--- config.mk ---
export PLATFORM = sky130hd
export DESIGN_NAME = fir_7_7
export DESIGN_NICKNAME = fir_7_7
export VERILOG_FILES = /design/flow/design.v
export SDC_FILE = /design/flow/constraint.sdc
export NUM_CORES = 4
export LEC_CHECK = 0
export ABC_AREA = 1
export CAP_MARGIN = 15
export CORE_MARGIN = 2
export CORE_UTILIZATION = 72
export CTS_CLUSTER_SIZE = 75
export HOLD_SLACK_MARGIN = 0.3
export SETUP_SLACK_MARGIN = -0.31
export SLEW_MARGIN = 40
--- constraint.sdc ---
create_clock -name core_clock -period 4.17 [get_ports {clk}]
set_input_delay 0.8340 -clock core_clock [delete_from_list [all_inputs] [get_ports {clk}]]
set_output_delay 0.8340 -clock core_clock [all_outputs]
set_load 0.01 [all_outputs]
--- design.v ---
`timescale 1ns / 1ps
module fir_7_7(
    input clk,
    input rst,
    input [7:0] weight_data,
    input [2:0] weight_idx,
    input weight_valid,
    output weight_ready,
    input [7:0] input_data,
    input input_valid,
    output input_ready,
    output [15:0] output_data,
    input output_ready,
    output output_valid 
    );
    reg i_ready;
    reg w_ready;
    assign input_ready = i_ready;
    assign weight_ready = w_ready;
    wire [15:0] products [6:0];
    wire [15:0] sums [ 5:0];
    reg [7:0] inputs [6:0];
    reg [7:0] weights [6:0];
    reg [15:0] result;
    assign output_data = result;
    reg output_valid_delay;
    reg output_valid_r;
    assign output_valid = output_valid_r;
    always@(posedge clk)
    begin
        if(input_valid & input_ready)
            output_valid_delay <= 1;
        else
            output_valid_delay <= 0;
        output_valid_r <= output_valid_delay;
    end
    always@(posedge clk)
    begin
        if(rst)
        begin
            inputs[0] <= 0;
            inputs[1] <= 0;
            inputs[2] <= 0;
            inputs[3] <= 0;
            inputs[4] <= 0;
            inputs[5] <= 0;
            inputs[6] <= 0;
            weights[0] <= 0;
            weights[1] <= 0;
            weights[2] <= 0;
            weights[3] <= 0;
            weights[4] <= 0;
            weights[5] <= 0;
            weights[6] <= 0;
            result <= 0;
            i_ready <= 0;
            w_ready <= 0;
        end else begin
            i_ready <= 1;
            w_ready <= 1;
            if(weight_ready & weight_valid)begin
                weights[weight_idx] <= weight_data;
            end
            if(input_valid & input_ready)begin
                inputs[0] <= input_data;
                inputs[1] <= inputs[0];
                inputs[2] <= inputs[1];
                inputs[3] <= inputs[2];
                inputs[4] <= inputs[3];
                inputs[5] <= inputs[4];
                inputs[6] <= inputs[5];
            end
            if(output_valid & output_ready)begin
                result <= sums[5];
            end
        end
    end
    multiplier m0(inputs[0], weights[0], products[0]);
    multiplier m1(inputs[1], weights[1], products[1]);
    multiplier m2(inputs[2], weights[2], products[2]);
    multiplier m3(inputs[3], weights[3], products[3]);
    multiplier m4(inputs[4], weights[4], products[4]);
    multiplier m5(inputs[5], weights[5], products[5]);
    multiplier m6(inputs[6], weights[6], products[6]);
    adder a0(products[0], products[1], sums[0]);
    adder a1(products[2], products[3], sums[1]);
    adder a2(products[4], products[5], sums[2]);
    adder a3(products[6], sums[0], sums[3]);
    adder a4(sums[1], sums[2], sums[4]);
    adder a5(sums[3], sums[4], sums[5]);
endmodule
module adder(
    input [15:0] addend1,
    input [15:0] addend2,
    output [15:0] sum
    );
    assign sum = addend1 + addend2;
endmodule
module multiplier(
    input [7:0] weight_data,
    input [7:0] input_data,
    output [15:0] product
    );
    assign product = weight_data * input_data;
endmodule
--- run.sh ---
#!/bin/bash
# the make line also repeats each setting of config.mk as NAME=value (left out here)
make -C /OpenROAD-flow-scripts/flow DESIGN_CONFIG=/design/flow/config.mk WORK_HOME=/design/flow/orfs CLKGATE_MAP_FILE= finish
==> impl_metrics.sql, run 1 <==
-- generated from flow reports
INSERT INTO impl_metrics (metric_group, metric, value, unit) VALUES
('yosys', 'synth-warning-count', '3', ''),
('power', 'power_frac_clock', '0.200', ''),
('final_layout', 'fillerInstances', '1662', ''),
('final_layout', 'final_cell_count_no_fill', '3161', ''),
('final_timing', 'layout_worst_path_cycle_share', '1.64', ''),
('floorplanning', 'die_w', '174', 'µm'),
('run', 'warning_count', '31', ''),
('worst_setup_path', 'cp-start-kind', 'flop', ''),
('worst_hold_path', 'worstHoldPathCells', '0', ''),
('yosys', 'synth.yosys.num_cells', '2592', ''),
('final_timing', 'hold_ws', '340', 'ps'),
('power', 'comb-power', '0.00493', 'W'),
('worst_setup_path', 'crit_path_top_delay_cell', 'sky130_fd_sc_hd__fa_1', ''),
('yosys', 'synth.lib_cells_used.distinct', '33', ''),
('final_timing', 'timing_max_transition_violations_final', '0', ''),
('final_timing', 'max_slew.worst_pin.slew', '866', 'ps'),
('status', 'violatedChecks', 'setup timing', ''),
('drt', 'post_drt_via_cell_ratio', '5.45', ''),
('yosys', 'edf_count', '48', ''),
('worst_setup_path', 'timing.critical_path.arrival', '7220', 'ps'),
('final_timing', 'maxClockFrequency', '146', 'MHz'),
('drt', 'avgRoutedWirePerCell', '19.4', 'µm'),
('yosys', 'synth_top_cell_by_count', 'sky130_fd_sc_hd__inv_1', ''),
('clock_tree', 'cts_max_level', '4', ''),
('grt', 'antenna_found_initial', '0', ''),
('power', 'share_of_power_burned_in_registers', '0.187', ''),
('worst_setup_path', 'timing.rr.end', 'result[15]', ''),
('final_timing', 'final.setup.worst_slack', '-2680', 'ps'),
('yosys', 'synthesis.instances', '2592', ''),
('worst_hold_path', 'hold_class', 'flop to flop', ''),
('drt', 'route.top_layer_used', 'met4', ''),
('final_layout', 'flow.area_growth_from_synthesis', '16.9', '%'),
('floorplanning', 'chip_area', '30300', 'µm²'),
('yosys', 'synth_top_flop_cell', 'sky130_fd_sc_hd__dfxtp_1', ''),
('status', 'run_status', 'finished with violations', ''),
('yosys', 'async_flop_share', '0', ''),
('yosys', 'largest_area_cell', 'sky130_fd_sc_hd__fa_1', ''),
('clock_tree', 'worst_setup_hold_path_clk_slew', '70', 'ps'),
('yosys', 'synth_adder_area_share', '0.496', ''),
('placement', 'place_hpwl', '48600', 'µm'),
('clock_tree', 'ctsHoldBuffers', '0', ''),
('yosys', 'yosys.area_share.simple', '0.144', ''),
('yosys', 'aoi_share', '0.0277', ''),
('power', 'cellInternalPower', '0.00451', 'W'),
('final_timing', 'setup_viol', '15', ''),
('drt', 'drcViolationCount', '0', ''),
('worst_setup_path', 'r2r_slack', '-2680', 'ps'),
('worst_setup_path', 'critical_path.endpoint_type', 'flop', ''),
('grt', 'global_route_wire_length_before_repair', '97000', 'µm'),
('worst_hold_path', 'worst_hold_path.endpoint', 'output_valid_r', ''),
('placement', 'place_inst', '3090', ''),
('yosys', 'yosys.area.top_type_share', '0.386', ''),
('power', 'p_per_area', '331', 'nW/µm²'),
('placement', 'place_congestion', '0.971', ''),
('drt', 'm1WireLength', '22100', 'µm'),
('power', 'sw_frac_of_total', '0.439', ''),
('yosys', 'chip_area_estimate_from_yosys_synthesis', '20800', 'µm²'),
('power', 'power.largest_group', 'combinational logic', ''),
('power', 'power.share.combinational', '0.614', ''),
('yosys', 'mux_area_frac', '0', ''),
('grt', 'grt_overflow', '0', ''),
('drt', 'met3_wl_post_dr', '6690', 'µm'),
('yosys', 'top_logic_kind', 'adder cells', ''),
('worst_setup_path', 'timing.critical_path.slowest_cell_delay', '580', 'ps'),
('grt', 'global_route.usage.total', '0.424', ''),
('final_timing', 'period_minus_slack', '6850', 'ps'),
('final_layout', 'finalNetCount', '3372', ''),
('yosys', 'postSynthNetCount', '3200', ''),
('yosys', 'postSynthSeqShare', '0.149', ''),
('final_timing', 'rsz_0062_raised_after_global_routing', 'true', ''),
('worst_setup_path', 'setup.worst_path.class', 'flop to flop', '');
==> per-layer routing <==
layer / vias up / global-route usage
met5: - / 0
met4: 0 / 0.234
met3: 263 / 0.0947
met2: 1141 / 0.683
met1: 8268 / 0.536
li1: 7566 / -
==> per-stage QoR <==
step	util	total power [W]	setup TNS, ps	setup slack (ps)
4_1_cts	0.840	0.00739	-31410	-2600
3_3_place_gp	0.804	0.00550	-31090	-2590
5_1_grt	0.852	0.00851	-35050	-2870
3_5_place_dp	0.804	0.00560	-32310	-2700
6_report	0.852	0.00804	-32380	-2680
2_1_floorplan	-	0.00423	-24290	-2060
==> repair_timing <==
action,CTS,global route
endpoints found under the setup margin,14,14
buffers inserted,25,14
pin swaps,38,46
gates resized,60,75
==> final cells by class <==
class                   count  share of cell area
well taps                 384              0.0198
inverters                 844               0.130
clock buffers              18              0.0176
repair buffers            290              0.0995
flip-flops and latches    131               0.128
clock inverters            14             0.00679
multi-input cells        1480               0.598
==> run 2: changes to the inputs <==
Settings changed: ABC_AREA 1 to unset, CAP_MARGIN 15 to 20, CTS_CLUSTER_DIAMETER set to 59, CTS_CLUSTER_SIZE 75 to unset, HOLD_SLACK_MARGIN 0.3 to unset, PLACE_DENSITY_LB_ADDON set to 0.06, SETUP_SLACK_MARGIN -0.31 to 1.23, SLEW_MARGIN 40 to 20.
Clock period 4.17 ns to 4.33 ns, I/O delays scaled along.
==> impl_metrics.sql, run 2 <==
-- generated from flow reports
INSERT INTO impl_metrics (metric_group, metric, value, unit) VALUES
('final_timing', 'report.final.hold_viol_count', '0', ''),
('clock_tree', 'cts_tree', 'done', ''),
('final_timing', 'hold_ws', '329', 'ps'),
('worst_setup_path', 'worstPathCellList', 'buf_4 -> and2_4 -> fa_1 -> inv_1 -> fa_1 -> fa_1 -> fa_1 -> inv_1 -> fa_1 -> fa_1 -> fa_1 -> fa_1 -> inv_1 -> fa_1 -> inv_2 -> ha_4 -> buf_4 -> a2111oi_4 -> o21ai_4 -> a21oi_2 -> nor2_1 -> xnor2_1 -> a21oi_1', ''),
('worst_setup_path', 'timing.critical_path.slowest_cell_delay', '570', 'ps'),
('grt', 'global_route_wire_length_before_repair', '94000', 'µm'),
('final_layout', 'fin_util', '0.869', ''),
('final_timing', 'layout_worst_path_cycle_share', '1.65', ''),
('grt', 'grt_overflow', '0', ''),
('yosys', 'synth_adder_area_share', '0.519', ''),
('run', 'timing.max_cap.violations', '0', ''),
('power', 'sw_frac_of_total', '0.282', ''),
('yosys', 'yosys.area_share.simple', '0.166', ''),
('power', 'p_per_area', '146', 'nW/µm²'),
('final_timing', 'rsz_0062_raised_after_global_routing', 'true', ''),
('drt', 'totalWireLength', '62200', 'µm'),
('final_layout', 'final-seq-area', '3120', 'µm²'),
('power', 'cellInternalPower', '0.00246', 'W'),
('worst_setup_path', 'critPathRequiredTime', '4640', 'ps'),
('yosys', 'largest_area_cell', 'sky130_fd_sc_hd__fa_1', ''),
('yosys', 'biggest_area_cells', 'sky130_fd_sc_hd__fa_1 40%, sky130_fd_sc_hd__ha_1 12%, sky130_fd_sc_hd__inv_1 9.6%', ''),
('yosys', 'synth-warning-count', '3', ''),
('final_timing', 'slew_headroom', '0.337', ''),
('status', 'violatedChecks', 'setup timing', ''),
('placement', 'buffer_ports.inserted', '42', ''),
('yosys', 'top_logic_kind', 'adder cells', ''),
('yosys', 'mux_area_frac', '0.00459', ''),
('yosys', 'post_synth.cell_area_avg', '9.41', 'µm²'),
('drt', 'num_vias', '15759', ''),
('drt', 'avgRoutedWirePerCell', '23.1', 'µm'),
('yosys', 'postSynthSeqShare', '0.156', ''),
('drt', 'drcViolationCount', '0', ''),
('final_timing', 'final.setup_skew', '11.1', 'ps'),
('power', 'power_frac_clock', '0.475', ''),
('worst_setup_path', 'path_delay_family', 'adder cells', ''),
('clock_tree', 'ctsHoldBuffers', '0', ''),
('grt', 'grt_max_degree', '57', ''),
('worst_setup_path', 'largest_fanout_of_any_net_on_the_critical_path', '3', ''),
('power', 'power.static_leakage', '11.7', 'nW'),
('yosys', 'synth_area', '19900', 'µm²'),
('drt', 'post_drt_via_cell_ratio', '5.86', ''),
('clock_tree', 'worst_setup_hold_path_clk_slew', '70', 'ps'),
('placement', 'place_hpwl', '46300', 'µm'),
('grt', 'global_route.usage.total', '0.444', ''),
('final_timing', 'maxClockFrequency', '140', 'MHz'),
('drt', 'drtAntennaViolNets', '0', ''),
('drt', 'drt_iter0_drc', '1549', ''),
('yosys', 'post_synth_most_frequent_cells', '507 x sky130_fd_sc_hd__inv_1, 401 x sky130_fd_sc_hd__fa_1, 305 x sky130_fd_sc_hd__nand2_1', ''),
('floorplanning', 'die_w', '170', 'µm'),
('final_timing', 'final.setup.worst_slack', '-2830', 'ps'),
('worst_setup_path', 'path_depth', '23', ''),
('worst_setup_path', 'setup.worst_path.class', 'flop to flop', ''),
('final_layout', 'flow.area_growth_from_synthesis', '18.2', '%'),
('worst_setup_path', 'crit_top_cell', 'sky130_fd_sc_hd__fa_1', ''),
('floorplanning', 'core-area', '27000', 'µm²'),
('status', 'run_status', 'finished with violations', ''),
('power', 'net-switching-power', '0.000967', 'W'),
('worst_hold_path', 'worstHoldPathCells', '0', ''),
('worst_setup_path', 'critical_path.endpoint_type', 'flop', ''),
('yosys', 'edf_count', '48', ''),
('worst_setup_path', 'crit-reg2reg-launch', 'weights[1][2]', ''),
('worst_hold_path', 'hold_class', 'flop to flop', ''),
('worst_hold_path', 'worst_hold_path.endpoint', 'output_valid_r', ''),
('worst_setup_path', 'timing.rr.end', 'result[15]', ''),
('floorplanning', 'dieHeight', '170', 'µm'),
('floorplanning', 'fp_util', '0.736', ''),
('power', 'ir_drop', '0.000196', 'V'),
('drt', 'drt_first_pass_iters', '5', ''),
('worst_setup_path', 'timing.critical_path.arrival', '7460', 'ps'),
('power', 'share_of_power_burned_in_registers', '0.388', ''),
('clock_tree', 'cts.path.max_buffers', '2', ''),
('power', 'power.share.combinational', '0.137', ''),
('final_layout', 'combGateArea', '15200', 'µm²'),
('worst_setup_path', 'crit_end', 'result[15]', ''),
('floorplanning', 'chip_area', '29000', 'µm²'),
('run', 'warning_count', '31', ''),
('worst_setup_path', 'crit_path_top_delay_cell', 'sky130_fd_sc_hd__fa_1', ''),
('grt', 'vias_in_the_first_global_route', '17487', ''),
('placement', 'place_congestion', '1.06', ''),
('power', 'power.sequential.total', '0.00133', 'W'),
('worst_setup_path', 'crit_buf_inv', '6', ''),
('worst_setup_path', 'crit_start', 'weights[1][2]', ''),
('yosys', 'yosys.area.top_type_share', '0.404', ''),
('final_timing', 'setup_viol', '14', ''),
('yosys', 'synth.yosys.num_cells', '2113', ''),
('final_timing', 'finalSetupTns', '-32080', 'ps'),
('clock_tree', 'clkSinkCount', '131', ''),
('final_timing', 'max_slew.worst_pin.slew', '994', 'ps'),
('yosys', 'synthesis.instances', '2113', ''),
('worst_setup_path', 'cp-start-kind', 'flop', ''),
('final_layout', 'fillerInstances', '1364', ''),
('yosys', 'synth_flop_count', '131', ''),
('power', 'comb-power', '0.000471', 'W'),
('final_timing', 'period_minus_slack', '7160', 'ps'),
('clock_tree', 'numCtsBuffers', '17', ''),
('final_timing', 'timing_max_transition_violations_final', '0', ''),
('yosys', 'async_flop_share', '0', ''),
('yosys', 'synth_top_flop_cell', 'sky130_fd_sc_hd__dfxtp_1', ''),
('power', 'pwr.group.clock', '0.00163', 'W'),
('worst_setup_path', 'r2r_slack', '-2830', 'ps'),
('power', 'power.largest_group', 'clock', ''),
('worst_setup_path', 'ff2ff_path_depth', '23', ''),
('yosys', 'aoi_share', '0.0318', ''),
('grt', 'antenna_found_initial', '0', ''),
('yosys', 'synth_top_cell_by_count', 'sky130_fd_sc_hd__inv_1', ''),
('yosys', 'chip_area_estimate_from_yosys_synthesis', '19900', 'µm²'),
('clock_tree', 'clk_latency', '440', 'ps'),
('clock_tree', 'cts_max_level', '4', ''),
('yosys', 'postSynthNetCount', '2721', ''),
('floorplanning', 'fp-row-count', '60', ''),
('yosys', 'synthXorXnorAreaFrac', '0.0130', ''),
('worst_hold_path', 'worstHoldStart', 'output_valid_delay', ''),
('final_layout', 'finalNetCount', '2944', ''),
('floorplanning', 'io-pin-count', '43', ''),
('clock_tree', 'cts.root.buffer_cell', 'sky130_fd_sc_hd__clkbuf_16', ''),
('yosys', 'synth.lib_cells_used.distinct', '40', '');
[run 2: metal layers]
layer,track usage,wire length [µm],vias up
met5,0,0,-
met1,0.532,21100,7769
met4,0.285,5380,0
met3,0.118,6770,358
li1,-,-,6617
met2,0.717,28900,1015
[run 2: stage by stage]
step / worst slack [ps] / instance area, µm² / total power (W) / std cells
2_1_floorplan: -2430 / 20100 / 0.00156 / 2113
3_3_place_gp: -2650 / 22200 / 0.00174 / 2632
3_5_place_dp: -2730 / 22200 / 0.00176 / 2633
4_1_cts: -2560 / 23200 / 0.00337 / 2679
5_1_grt: -2910 / 23500 / 0.00348 / 2690
6_report: -2830 / 23500 / 0.00343 / 2691
[run 2: final cells by class]
class                      count  area share
multi-input combinational   1403       0.645
sequential                   131       0.133
timing repair buffer         276      0.0965
inverter                     507      0.0810
clock buffer                  19      0.0184
tap                          341      0.0182
clock inverter                13     0.00783
antenna                        1    0.000106
[run 2: timing repair]
action                                  CTS  global route
endpoints found under the setup margin   15            15
gates resized                            64            55
buffers inserted                         14            11
pin swaps                                49            53
==> run 3: changes to the inputs <==
Settings changed: CELL_PAD_IN_SITES_DETAIL_PLACEMENT set to 1, CORE_ASPECT_RATIO set to 0.52, CORE_MARGIN 2 to 5, CORE_UTILIZATION 72 to 32, CTS_CLUSTER_DIAMETER 59 to 119, GPL_ROUTABILITY_DRIVEN set to 1, GPL_TIMING_DRIVEN set to 1, PLACE_DENSITY_LB_ADDON 0.06 to 0.24, SETUP_SLACK_MARGIN 1.23 to 0.41, TNS_END_PERCENT set to 75.
Clock period 4.33 ns to 4.17 ns, I/O delays scaled along.
==> impl_metrics.sql, run 3 <==
-- generated from flow reports
INSERT INTO impl_metrics (metric_group, metric, value, unit) VALUES
('final_timing', 'report.final.hold_viol_count', '0', ''),
('yosys', 'synth_area', '19900', 'µm²'),
('power', 'p_per_area', '146', 'nW/µm²'),
('clock_tree', 'cts_max_level', '4', ''),
('yosys', 'synth_top_flop_cell', 'sky130_fd_sc_hd__dfxtp_1', ''),
('final_timing', 'maxClockFrequency', '139', 'MHz'),
('yosys', 'top_logic_kind', 'adder cells', ''),
('worst_setup_path', 'timing.critical_path.arrival', '7520', 'ps'),
('yosys', 'yosys.area.top_type_share', '0.404', ''),
('drt', 'drt_iter0_drc', '1331', ''),
('final_layout', 'fillerInstances', '6974', ''),
('yosys', 'post_synth_most_frequent_cells', '507 x sky130_fd_sc_hd__inv_1, 401 x sky130_fd_sc_hd__fa_1, 305 x sky130_fd_sc_hd__nand2_1', ''),
('final_layout', 'finalNetCount', '2959', ''),
('power', 'pwr.group.clock', '0.00161', 'W'),
('drt', 'totalWireLength', '72300', 'µm'),
('power', 'power.share.combinational', '0.147', ''),
('yosys', 'aoi_share', '0.0318', ''),
('yosys', 'synth_top_cell_by_count', 'sky130_fd_sc_hd__inv_1', ''),
('grt', 'grt_overflow', '0', ''),
('yosys', 'biggest_area_cells', 'sky130_fd_sc_hd__fa_1 40%, sky130_fd_sc_hd__ha_1 12%, sky130_fd_sc_hd__inv_1 9.6%', ''),
('grt', 'grt_max_degree', '43', ''),
('placement', 'buffer_ports.inserted', '42', ''),
('worst_setup_path', 'path_delay_family', 'adder cells', ''),
('placement', 'place_hpwl', '62500', 'µm'),
('worst_setup_path', 'crit_start', 'weights[4][5]', ''),
('grt', 'vias_in_the_first_global_route', '16734', ''),
('power', 'power.largest_group', 'clock', ''),
('drt', 'avgRoutedWirePerCell', '22.5', 'µm'),
('worst_setup_path', 'largest_fanout_of_any_net_on_the_critical_path', '3', ''),
('yosys', 'postSynthNetCount', '2721', ''),
('power', 'power.sequential.total', '0.00139', 'W'),
('final_timing', 'final.setup_skew', '18.3', 'ps'),
('worst_setup_path', 'timing.critical_path.slowest_cell_delay', '610', 'ps'),
('clock_tree', 'worst_setup_hold_path_clk_slew', '80', 'ps'),
('yosys', 'synth.lib_cells_used.distinct', '40', ''),
('floorplanning', 'io-pin-count', '43', ''),
('final_timing', 'final.setup.worst_slack', '-3000', 'ps'),
('floorplanning', 'fp_util', '0.325', ''),
('yosys', 'largest_area_cell', 'sky130_fd_sc_hd__fa_1', ''),
('final_timing', 'layout_worst_path_cycle_share', '1.72', ''),
('power', 'fin_total_pwr', '0.00351', 'W'),
('yosys', 'synth_adder_area_share', '0.519', ''),
('power', 'ir_drop', '0.000183', 'V'),
('clock_tree', 'numCtsBuffers', '17', ''),
('worst_setup_path', 'crit_path_top_delay_cell', 'sky130_fd_sc_hd__fa_2', ''),
('power', 'share_of_power_burned_in_registers', '0.396', ''),
('floorplanning', 'dieHeight', '190', 'µm'),
('yosys', 'yosys.area_share.simple', '0.166', ''),
('yosys', 'synth_flop_count', '131', ''),
('yosys', 'postSynthSeqShare', '0.156', ''),
('worst_setup_path', 'cp-start-kind', 'flop', ''),
('clock_tree', 'cts_tree', 'done', ''),
('worst_setup_path', 'crit-reg2reg-launch', 'weights[4][5]', ''),
('final_layout', 'postLayoutCellArea', '24100', 'µm²'),
('drt', 'drtAntennaViolNets', '0', ''),
('status', 'run_status', 'finished with violations', ''),
('grt', 'global_route_wire_length_before_repair', '110000', 'µm'),
('worst_setup_path', 'worstPathCellList', 'buf_6 -> buf_6 -> and2_4 -> fa_2 -> inv_2 -> fa_1 -> fa_1 -> inv_1 -> fa_2 -> fa_2 -> fa_2 -> fa_2 -> fa_1 -> inv_1 -> fa_1 -> inv_2 -> ha_4 -> nand4_1 -> o211ai_1 -> a31o_2 -> a21oi_2 -> mux2_4', ''),
('clock_tree', 'ctsHoldBuffers', '0', ''),
('placement', 'placed_cell_area', '22900', 'µm²'),
('drt', 'drt_first_pass_iters', '7', ''),
('floorplanning', 'fp-row-count', '65', ''),
('drt', 'num_vias', '15298', ''),
('yosys', 'synth.yosys.num_cells', '2113', ''),
('clock_tree', 'clkSinkCount', '131', ''),
('worst_hold_path', 'worstHoldStart', 'output_valid_delay', ''),
('worst_setup_path', 'crit_buf_inv', '6', ''),
('final_timing', 'timing_max_transition_violations_final', '0', ''),
('floorplanning', 'chip_area', '67500', 'µm²'),
('final_timing', 'max_slew.worst_pin.slew', '840', 'ps'),
('power', 'cellInternalPower', '0.00245', 'W'),
('grt', 'global_route.usage.total', '0.221', ''),
('worst_setup_path', 'crit_top_cell', 'sky130_fd_sc_hd__fa_2', ''),
('final_layout', 'fin_util', '0.394', ''),
('yosys', 'post_synth.cell_area_avg', '9.41', 'µm²'),
('yosys', 'synthesis.instances', '2113', ''),
('drt', 'post_drt_via_cell_ratio', '4.77', ''),
('clock_tree', 'cts.path.max_buffers', '2', ''),
('worst_setup_path', 'ff2ff_path_depth', '22', ''),
('worst_setup_path', 'timing.rr.end', 'result[14]', ''),
('final_timing', 'hold_ws', '339', 'ps'),
('worst_hold_path', 'worst_hold_path.endpoint', 'output_valid_r', ''),
('power', 'power.static_leakage', '11.8', 'nW'),
('worst_setup_path', 'r2r_slack', '-3000', 'ps'),
('worst_setup_path', 'crit_end', 'result[14]', ''),
('grt', 'antenna_found_initial', '2', ''),
('power', 'sw_frac_of_total', '0.304', ''),
('drt', 'drcViolationCount', '0', ''),
('final_layout', 'final-seq-area', '3120', 'µm²'),
('worst_setup_path', 'critical_path.endpoint_type', 'flop', ''),
('final_timing', 'setup_viol', '14', ''),
('final_layout', 'combGateArea', '15000', 'µm²'),
('placement', 'place_congestion', '0.908', ''),
('status', 'violatedChecks', 'setup timing', ''),
('run', 'timing.max_cap.violations', '0', ''),
('worst_setup_path', 'setup.worst_path.class', 'flop to flop', ''),
('yosys', 'edf_count', '48', ''),
('clock_tree', 'clk_latency', '470', 'ps'),
('worst_hold_path', 'hold_class', 'flop to flop', ''),
('worst_setup_path', 'critPathRequiredTime', '4510', 'ps'),
('worst_hold_path', 'worstHoldPathCells', '0', ''),
('power', 'power_frac_clock', '0.458', ''),
('final_timing', 'slew_headroom', '0.440', ''),
('clock_tree', 'cts.root.buffer_cell', 'sky130_fd_sc_hd__clkbuf_16', ''),
('floorplanning', 'die_w', '356', 'µm'),
('yosys', 'synthXorXnorAreaFrac', '0.0130', ''),
('final_timing', 'rsz_0062_raised_after_global_routing', 'true', ''),
('floorplanning', 'core-area', '61100', 'µm²'),
('worst_setup_path', 'path_depth', '22', ''),
('yosys', 'chip_area_estimate_from_yosys_synthesis', '19900', 'µm²'),
('yosys', 'synth-warning-count', '3', ''),
('power', 'comb-power', '0.000515', 'W'),
('power', 'net-switching-power', '0.00107', 'W'),
('run', 'warning_count', '29', ''),
('final_layout', 'flow.area_growth_from_synthesis', '21.2', '%'),
('final_timing', 'period_minus_slack', '7170', 'ps'),
('yosys', 'async_flop_share', '0', ''),
('yosys', 'mux_area_frac', '0.00459', '');
==> run 3: routing by layer <==
| metal | part of all wire | vias up | global-route usage | routed length (µm) |
|---|---|---|---|---|
| li1 | - | 6664 | - | - |
| met1 | 0.52 | 7986 | 0.363 | 37500 |
| met2 | 0.37 | 614 | 0.279 | 26400 |
| met4 | 0.0087 | 0 | 0.0288 | 629 |
| met5 | 0 | - | 0 | 0 |
| met3 | 0.11 | 34 | 0.0694 | 7770 |
==> run 3: layout make-up <==
cell class	instances	area share
tap	837	0.0435
clock inverter	14	0.00634
sequential	131	0.130
multi-input combinational	1403	0.623
inverter	507	0.0790
clock buffer	18	0.0178
antenna	4	0.000415
timing repair buffer	291	0.100
==> run 3: what timing repair did <==
item | CTS | global route
cloned | 0 | 0
pin swaps | 76 | 51
setup endpoints to repair | 15 | 15
buffers inserted | 26 | 8
resized | 69 | 41
==> run 3: through the flow <==
stage,setup WS (ps),std cells,setup TNS (ps)
2_1_floorplan,-2590,2113,-26650
3_3_place_gp,-3120,3135,-35500
3_5_place_dp,-3150,3135,-36640
4_1_cts,-2960,3193,-34630
5_1_grt,-3110,3201,-37550
6_report,-3000,3205,-35230
==> run 4: changes to the inputs <==
Settings changed: ABC_AREA set to 1, CELL_PAD_IN_SITES_DETAIL_PLACEMENT 1 to unset, CORE_ASPECT_RATIO 0.52 to unset, CORE_MARGIN 5 to 2, CORE_UTILIZATION 32 to 70, CTS_CLUSTER_DIAMETER 119 to unset, CTS_CLUSTER_SIZE set to 73, GPL_ROUTABILITY_DRIVEN 1 to unset, GPL_TIMING_DRIVEN 1 to unset, PLACE_DENSITY_LB_ADDON 0.24 to unset, SETUP_SLACK_MARGIN 0.41 to -0.27, TNS_END_PERCENT 75 to unset.
Clock period 4.17 ns to 4.75 ns, I/O delays scaled along.
==> impl_metrics.sql, run 4 <==
-- generated from flow reports
INSERT INTO impl_metrics (metric_group, metric, value, unit) VALUES
('yosys', 'synth_area', '20800', 'µm²'),
('grt', 'global_route_wire_length_before_repair', '93300', 'µm'),
('power', 'sw_frac_of_total', '0.434', ''),
('clock_tree', 'clk_latency', '440', 'ps'),
('yosys', 'top_logic_kind', 'adder cells', ''),
('power', 'net-switching-power', '0.00321', 'W'),
('final_timing', 'period_minus_slack', '6860', 'ps'),
('power', 'power_frac_clock', '0.207', ''),
('power', 'power.sequential.total', '0.00132', 'W'),
('drt', 'num_vias', '16977', ''),
('clock_tree', 'clkSinkCount', '131', ''),
('worst_setup_path', 'largest_fanout_of_any_net_on_the_critical_path', '4', ''),
('worst_setup_path', 'crit-reg2reg-launch', 'weights[3][5]', ''),
('final_layout', 'flow.area_growth_from_synthesis', '17.9', '%'),
('power', 'power.largest_group', 'combinational logic', ''),
('floorplanning', 'core-area', '29500', 'µm²'),
('clock_tree', 'cts_tree', 'done', ''),
('clock_tree', 'cts_max_level', '4', ''),
('yosys', 'synth.yosys.num_cells', '2592', ''),
('final_timing', 'final.setup.worst_slack', '-2110', 'ps'),
('final_timing', 'setup_viol', '14', ''),
('worst_hold_path', 'worst_hold_path.endpoint', 'output_valid_r', ''),
('floorplanning', 'fp-row-count', '63', ''),
('power', 'ir_drop', '0.000647', 'V'),
('yosys', 'postSynthNetCount', '3200', ''),
('yosys', 'synthesis.instances', '2592', ''),
('placement', 'place_congestion', '0.969', ''),
('yosys', 'synth-warning-count', '3', ''),
('final_timing', 'final.setup_skew', '9.68', 'ps'),
('final_timing', 'max_slew.worst_pin.slew', '882', 'ps'),
('worst_setup_path', 'crit_end', 'result[15]', ''),
('final_timing', 'finalSetupTns', '-24150', 'ps'),
('yosys', 'synth_flop_count', '131', ''),
('drt', 'avgRoutedWirePerCell', '18.8', 'µm'),
('floorplanning', 'io-pin-count', '43', ''),
('worst_setup_path', 'crit_top_cell', 'sky130_fd_sc_hd__fa_1', ''),
('floorplanning', 'fp_util', '0.706', ''),
('yosys', 'post_synth_most_frequent_cells', '836 x sky130_fd_sc_hd__inv_1, 537 x sky130_fd_sc_hd__nand2_1, 401 x sky130_fd_sc_hd__fa_1', ''),
('yosys', 'postSynthSeqShare', '0.149', ''),
('yosys', 'synth_adder_area_share', '0.496', ''),
('worst_setup_path', 'setup.worst_path.class', 'flop to flop', ''),
('worst_setup_path', 'crit_start', 'weights[3][5]', ''),
('grt', 'grt_max_degree', '40', ''),
('grt', 'global_route.usage.total', '0.400', ''),
('final_timing', 'slew_headroom', '0.410', ''),
('final_timing', 'timing_max_transition_violations_final', '0', ''),
('status', 'run_status', 'finished with violations', ''),
('yosys', 'async_flop_share', '0', ''),
('worst_setup_path', 'cp-start-kind', 'flop', ''),
('clock_tree', 'cts.root.buffer_cell', 'sky130_fd_sc_hd__clkbuf_16', ''),
('power', 'comb-power', '0.00455', 'W'),
('worst_setup_path', 'crit_path_top_delay_cell', 'sky130_fd_sc_hd__fa_1', ''),
('grt', 'antenna_found_initial', '0', ''),
('power', 'power.static_leakage', '14.6', 'nW'),
('final_timing', 'layout_worst_path_cycle_share', '1.44', ''),
('yosys', 'yosys.area.top_type_share', '0.386', ''),
('worst_hold_path', 'worstHoldPathCells', '0', ''),
('final_timing', 'maxClockFrequency', '146', 'MHz'),
('worst_hold_path', 'worstHoldStart', 'output_valid_delay', ''),
('run', 'warning_count', '31', ''),
('yosys', 'biggest_area_cells', 'sky130_fd_sc_hd__fa_1 39%, sky130_fd_sc_hd__inv_1 15%, sky130_fd_sc_hd__ha_1 11%', ''),
('power', 'pwr.group.clock', '0.00153', 'W'),
('floorplanning', 'dieHeight', '176', 'µm'),
('drt', 'post_drt_via_cell_ratio', '5.33', ''),
('final_timing', 'rsz_0062_raised_after_global_routing', 'true', ''),
('final_layout', 'final-seq-area', '3120', 'µm²'),
('yosys', 'synthXorXnorAreaFrac', '0.00541', ''),
('drt', 'drt_iter0_drc', '1522', ''),
('yosys', 'synth.lib_cells_used.distinct', '33', ''),
('final_layout', 'finalNetCount', '3390', ''),
('floorplanning', 'die_w', '176', 'µm'),
('clock_tree', 'cts.path.max_buffers', '2', ''),
('worst_setup_path', 'timing.rr.end', 'result[15]', ''),
('worst_setup_path', 'path_depth', '27', ''),
('yosys', 'edf_count', '48', ''),
('placement', 'post-place-ws', '-2080', 'ps'),
('worst_setup_path', 'r2r_slack', '-2110', 'ps'),
('power', 'p_per_area', '301', 'nW/µm²'),
('final_layout', 'fillerInstances', '1846', ''),
('yosys', 'synth_top_cell_by_count', 'sky130_fd_sc_hd__inv_1', ''),
('floorplanning', 'chip_area', '31100', 'µm²'),
('grt', 'grt_overflow', '0', ''),
('drt', 'drt_first_pass_iters', '6', ''),
('yosys', 'chip_area_estimate_from_yosys_synthesis', '20800', 'µm²'),
('clock_tree', 'worst_setup_hold_path_clk_slew', '60', 'ps'),
('grt', 'vias_in_the_first_global_route', '17784', ''),
('placement', 'buffer_ports.inserted', '42', ''),
('drt', 'totalWireLength', '59900', 'µm'),
('power', 'share_of_power_burned_in_registers', '0.178', ''),
('worst_setup_path', 'crit_buf_inv', '7', ''),
('final_timing', 'report.final.hold_viol_count', '0', ''),
('power', 'cellInternalPower', '0.00419', 'W'),
('worst_setup_path', 'path_delay_family', 'adder cells', ''),
('yosys', 'largest_area_cell', 'sky130_fd_sc_hd__fa_1', ''),
('worst_setup_path', 'timing.critical_path.slowest_cell_delay', '610', 'ps'),
('yosys', 'synth_top_flop_cell', 'sky130_fd_sc_hd__dfxtp_1', ''),
('worst_setup_path', 'critPathRequiredTime', '5080', 'ps'),
('clock_tree', 'numCtsBuffers', '17', ''),
('placement', 'place_hpwl', '48400', 'µm'),
('yosys', 'aoi_share', '0.0277', ''),
('power', 'power.share.combinational', '0.615', ''),
('run', 'timing.max_cap.violations', '0', ''),
('final_layout', 'combGateArea', '14600', 'µm²'),
('drt', 'drtAntennaViolNets', '0', ''),
('worst_setup_path', 'timing.critical_path.arrival', '7190', 'ps'),
('yosys', 'mux_area_frac', '0', ''),
('worst_setup_path', 'ff2ff_path_depth', '27', ''),
('yosys', 'post_synth.cell_area_avg', '8.03', 'µm²'),
('drt', 'detail_route.antenna_diodes', '0', ''),
('status', 'violatedChecks', 'setup timing', ''),
('yosys', 'yosys.area_share.simple', '0.144', ''),
('worst_setup_path', 'critical_path.endpoint_type', 'flop', ''),
('drt', 'drcViolationCount', '0', ''),
('worst_hold_path', 'hold_class', 'flop to flop', '');
run 4: stage by stage:
step / instances / util / instance area, µm² / total power [W] / hold slack, ps
6_report: 3185 / 0.832 / 24500 / 0.00740 / 327
5_1_grt: 3185 / 0.832 / 24500 / 0.00783 / 350
4_1_cts: 3154 / 0.816 / 24000 / 0.00703 / 329
3_5_place_dp: 3098 / 0.778 / 22900 / 0.00491 / 314
3_3_place_gp: 3098 / 0.778 / 22900 / 0.00480 / 312
2_1_floorplan: 2592 / - / 21200 / 0.00372 / 310
run 4: layout make-up:
type                       count  area share
multi-input combinational   1480       0.593
inverter                     844       0.129
sequential                   131       0.127
timing repair buffer         308       0.104
tap                          390      0.0199
clock buffer                  18      0.0175
clock inverter                14     0.00923
run 4: timing repair:
action | CTS | global route
gates resized | 78 | 94
pin swaps | 52 | 77
endpoints found under the setup margin | 14 | 14
hold buffers | 0 | 0
buffers inserted | 25 | 32
run 4: routing by layer:
| metal | vias up | GRT usage | share of wire | wire length [µm] |
|---|---|---|---|---|
| li1 | 7596 | - | - | - |
| met2 | 911 | 0.638 | 0.47 | 28000 |
| met4 | 0 | 0.202 | 0.059 | 3550 |
| met5 | - | 0 | 0 | 0 |
| met3 | 188 | 0.0784 | 0.092 | 5540 |
| met1 | 8282 | 0.528 | 0.38 | 22800 |
Power figures rest on the tool's default switching activity, not on a simulated workload.
